==> inputs of v16 <==
==> flow/design.v <==
`timescale 1ns / 1ps
module cpu_hazard(input wire clk,
           input wire rst,
           input wire enable,
           input wire start,
           output wire d_we,
           output wire [7:0] i_addr,
           output wire [7:0] d_addr,
           input  wire [15:0] i_datain,
           input  wire [15:0] d_datain,
           output wire [15:0] d_dataout,
           output wire busy
    );
    reg [7:0] pc;
    assign i_addr = pc;
    function automatic wr_reg(input [4:0] op);
      wr_reg = (op == 5'b00010) || (op == 5'b01000) || (op == 5'b10001) || (op == 5'b01010) || (op == 5'b10010)
            || (op == 5'b10000) || (op == 5'b01001) || (op == 5'b01011) || (op == 5'b01101) || (op == 5'b01110)
            || (op == 5'b01111)  || (op == 5'b00100)  || (op == 5'b00101)  || (op == 5'b00110) || (op == 5'b00111);
    endfunction
    function automatic rd_r1(input [4:0] op);
      rd_r1 = (op == 5'b00011) || (op == 5'b00010) || (op == 5'b01000) || (op == 5'b10001) || (op == 5'b01010)
           || (op == 5'b10010) || (op == 5'b01100) || (op == 5'b01101) || (op == 5'b01110) || (op == 5'b01111)
           || (op == 5'b00100) || (op == 5'b00110) || (op == 5'b00101) || (op == 5'b00111);
    endfunction
    function automatic rd_r2(input [4:0] op);
      rd_r2 = (op == 5'b01000) || (op == 5'b10001) || (op == 5'b01010) || (op == 5'b10010) || (op == 5'b01100)
           || (op == 5'b01101) || (op == 5'b01110) || (op == 5'b01111);
    endfunction
    function automatic rd_r0(input [4:0] op);
      rd_r0 = (op == 5'b10000) || (op == 5'b01011) || (op == 5'b01001) || (op == 5'b11001) || (op == 5'b11010)
           || (op == 5'b11011) || (op == 5'b11100) || (op == 5'b11101) || (op == 5'b11110) || (op == 5'b11111)
           || (op == 5'b00011);
    endfunction
    function automatic set_flags(input [4:0] op);
      set_flags = (op == 5'b01100) || (op == 5'b01000) || (op == 5'b01001) || (op == 5'b10001) || (op == 5'b01010)
               || (op == 5'b01011) || (op == 5'b10010) || (op == 5'b10000);
    endfunction
    reg state;
    reg next_state;
    reg [15:0] wb_ir;
    reg [15:0] id_ir;
    reg [15:0] ex_ir;
    reg [15:0] mem_ir;
    reg [15:0] reg_A;
    reg [15:0] reg_B;
    reg [15:0] smdr;
    reg [15:0] smdr1;
    reg [15:0] reg_C;
    reg [15:0] reg_C1;
    reg [15:0] gr [0:7];
    reg [15:0] ALUo;
    reg alu_cf;
    reg cf, nf, zf;
    reg dw;
    assign busy = state;
    always @(posedge clk or negedge rst)
    begin
      if (!rst) state <= 1'b0;
      else state <= next_state;
    end
    always @(*)
    begin
      case (state)
        1'b0: if (enable == 1 && start == 1) next_state = 1'b1;
               else next_state = 1'b0;
        default: if (enable == 0 || wb_ir[15:11] == 5'b00001) next_state = 1'b0;
               else next_state = 1'b1;
      endcase
    end
    wire branch_taken = ((ex_ir[15:11] == 5'b11010) && (zf == 1)) || ((ex_ir[15:11] == 5'b11100) && (nf == 1))
                     || ((ex_ir[15:11] == 5'b11011) && (zf == 0)) || ((ex_ir[15:11] == 5'b11101) && (nf == 0))
                     || ((ex_ir[15:11] == 5'b11110) && (cf == 1)) || ((ex_ir[15:11] == 5'b11111) && (cf == 0))
                     || (ex_ir[15:11] == 5'b11001);
    wire [4:0] if_op = i_datain[15:11];
    wire load_use = (id_ir[15:11] == 5'b00010) &&
                    ((rd_r1(if_op) && id_ir[10:8] == i_datain[6:4]) ||
                     (rd_r2(if_op) && id_ir[10:8] == i_datain[2:0]) ||
                     (rd_r0(if_op) && id_ir[10:8] == i_datain[10:8]));
    always @(posedge clk or negedge rst)
    begin
      if (!rst)
      begin
        id_ir <= 16'b0;
        pc <= 8'b0;
      end
      else if (state == 1'b1)
      begin
        if (branch_taken)
        begin
          pc <= ALUo[7:0];
          id_ir <= 16'b0;
        end
        else if (id_ir[15:11] == 5'b11000)
        begin
          pc <= id_ir[7:0];
          id_ir <= 16'b0;
        end
        else if (load_use)
        begin
          pc <= pc;
          id_ir <= 16'b0;
        end
        else
        begin
          pc <= pc + 1;
          id_ir <= i_datain;
        end
      end
    end
    function automatic [15:0] fwd(input [2:0] r);
      if (wr_reg(ex_ir[15:11]) && ex_ir[15:11] != 5'b00010 && ex_ir[10:8] == r)
        fwd = ALUo;
      else if (wr_reg(mem_ir[15:11]) && mem_ir[10:8] == r)
        fwd = (mem_ir[15:11] == 5'b00010) ? d_datain : reg_C;
      else if (wr_reg(wb_ir[15:11]) && wb_ir[10:8] == r)
        fwd = reg_C1;
      else
        fwd = gr[r];
    endfunction
    wire [4:0] id_op = id_ir[15:11];
    always @(posedge clk or negedge rst)
    begin
      if (!rst)
      begin
        ex_ir <= 0;
        reg_A <= 0;
        reg_B <= 0;
        smdr <= 0;
      end
      else if (state == 1'b1)
      begin
        if (branch_taken)
        begin
          ex_ir <= 16'b0;
          reg_A <= 16'b0;
          reg_B <= 16'b0;
        end
        else
        begin
          ex_ir <= id_ir;
          if (rd_r0(id_op) && id_op != 5'b00011)
            reg_A <= fwd(id_ir[10:8]);
          else if (rd_r1(id_op))
            reg_A <= fwd(id_ir[6:4]);
          if (id_op == 5'b00010 || id_op == 5'b00011 || id_op == 5'b00100 || id_op == 5'b00110
              || id_op == 5'b00101 || id_op == 5'b00111)
            reg_B <= {12'b0, id_ir[3:0]};
          else if (id_op == 5'b10000)
            reg_B <= {id_ir[7:0], 8'b0};
          else if (rd_r0(id_op))
            reg_B <= {8'b0, id_ir[7:0]};
          else if (rd_r2(id_op))
            reg_B <= fwd(id_ir[2:0]);
        end
        if (id_op == 5'b00011)
          smdr <= fwd(id_ir[10:8]);
      end
    end
    always @(*)
    begin
      alu_cf = cf;
      ALUo = reg_A + reg_B;
      case (ex_ir[15:11])
        5'b01000, 5'b01001, 5'b10000: {alu_cf, ALUo} = {1'b0, reg_A} + {1'b0, reg_B};
        5'b10001:              {alu_cf, ALUo} = {1'b0, reg_A} + {1'b0, reg_B} + {16'b0, cf};
        5'b01010, 5'b01011, 5'b01100:  {alu_cf, ALUo} = {1'b0, reg_A} - {1'b0, reg_B};
        5'b10010:              {alu_cf, ALUo} = {1'b0, reg_A} - {1'b0, reg_B} - {16'b0, cf};
        5'b01101:               ALUo = reg_A & reg_B;
        5'b01110:                ALUo = reg_A | reg_B;
        5'b01111:               ALUo = reg_A ^ reg_B;
        5'b00100, 5'b00101:         ALUo = reg_A << reg_B[3:0];
        5'b00110:               ALUo = reg_A >> reg_B[3:0];
        5'b00111:               ALUo = $signed(reg_A) >>> reg_B[3:0];
        default:            ALUo = reg_A + reg_B;
      endcase
    end
    always @(posedge clk or negedge rst)
    begin
      if (!rst)
      begin
        mem_ir <= 0;
        reg_C <= 0;
        zf <= 0;
        nf <= 0;
        cf <= 0;
        dw <= 0;
        smdr1 <= 0;
      end
      else if (state == 1'b1)
      begin
        mem_ir <= ex_ir;
        reg_C <= ALUo;
        smdr1 <= smdr;
        if (set_flags(ex_ir[15:11]))
        begin
          zf <= (ALUo == 0);
          nf <= ALUo[15];
          cf <= alu_cf;
        end
        dw <= (ex_ir[15:11] == 5'b00011);
      end
    end
    assign d_addr = reg_C[7:0];
    assign d_dataout = smdr1;
    assign d_we = dw;
    always @(posedge clk or negedge rst)
    begin
      if (!rst)
      begin
        wb_ir <= 0;
        reg_C1 <= 0;
      end
      else if (state == 1'b1)
      begin
        wb_ir <= mem_ir;
        if (mem_ir[15:11] == 5'b00010)
          reg_C1 <= d_datain;
        else
          reg_C1 <= reg_C;
      end
    end
    integer k;
    always @(posedge clk or negedge rst)
    begin
      if (!rst)
      begin
        for (k = 0; k < 8; k = k + 1) gr[k] <= 16'b0;
      end
      else if (state == 1'b1)
      begin
        if (wr_reg(wb_ir[15:11]))
          gr[wb_ir[10:8]] <= reg_C1;
      end
    end
endmodule
==> flow/run.sh <==
#!/bin/bash
# the make line also repeats each setting of config.mk as NAME=value (left out here)
make -C /OpenROAD-flow-scripts/flow DESIGN_CONFIG=/design/flow/config.mk WORK_HOME=/design/flow/orfs CLKGATE_MAP_FILE= finish
==> flow/config.mk <==
export PLATFORM = sky130hd
export DESIGN_NAME = cpu_hazard
export DESIGN_NICKNAME = cpu_hazard
export VERILOG_FILES = /design/flow/design.v
export SDC_FILE = /design/flow/constraint.sdc
export NUM_CORES = 4
export LEC_CHECK = 0
export CAP_MARGIN = 20
export CORE_MARGIN = 2
export CORE_UTILIZATION = 70
export CTS_CLUSTER_DIAMETER = 24
export CTS_CLUSTER_SIZE = 24
export SETUP_SLACK_MARGIN = 0.54
export SLEW_MARGIN = 20
==> flow/constraint.sdc <==
create_clock -name core_clock -period 3.87 [get_ports {clk}]
set_input_delay 0.7740 -clock core_clock [delete_from_list [all_inputs] [get_ports {clk}]]
set_output_delay 0.7740 -clock core_clock [all_outputs]
set_load 0.01 [all_outputs]
==> v27: changes against v16 <==
- ABC_AREA: unset -> 1
- CAP_MARGIN: 20 -> 30
- CORE_MARGIN: 2 -> 4
- CORE_UTILIZATION: 70 -> 49
- CTS_CLUSTER_DIAMETER: 24 -> unset
- CTS_CLUSTER_SIZE: 24 -> 79
- GPL_ROUTABILITY_DRIVEN: unset -> 0
- GPL_TIMING_DRIVEN: unset -> 0
- MAX_ROUTING_LAYER: unset -> met4
- PLACE_DENSITY_LB_ADDON: unset -> 0.24
- SETUP_SLACK_MARGIN: 0.54 -> 0.37
- SLEW_MARGIN: 20 -> 10
==> flow/constraint.sdc (replaced) <==
create_clock -name core_clock -period 4.64 [get_ports {clk}]
set_input_delay 0.9280 -clock core_clock [delete_from_list [all_inputs] [get_ports {clk}]]
set_output_delay 0.9280 -clock core_clock [all_outputs]
set_load 0.01 [all_outputs]
==> comparison <==
Against v16, the synthesized cell count of v27 is larger by about 30%. Against v27, the die size of v16 is lower by 30%. Between v16 and v27, the lower synthesized area is in v27 (gap about 3.7%, measured against v27). v16 aborted during global routing (5_1_grt), error GRT-0232. v27 ran to the end with no violations.
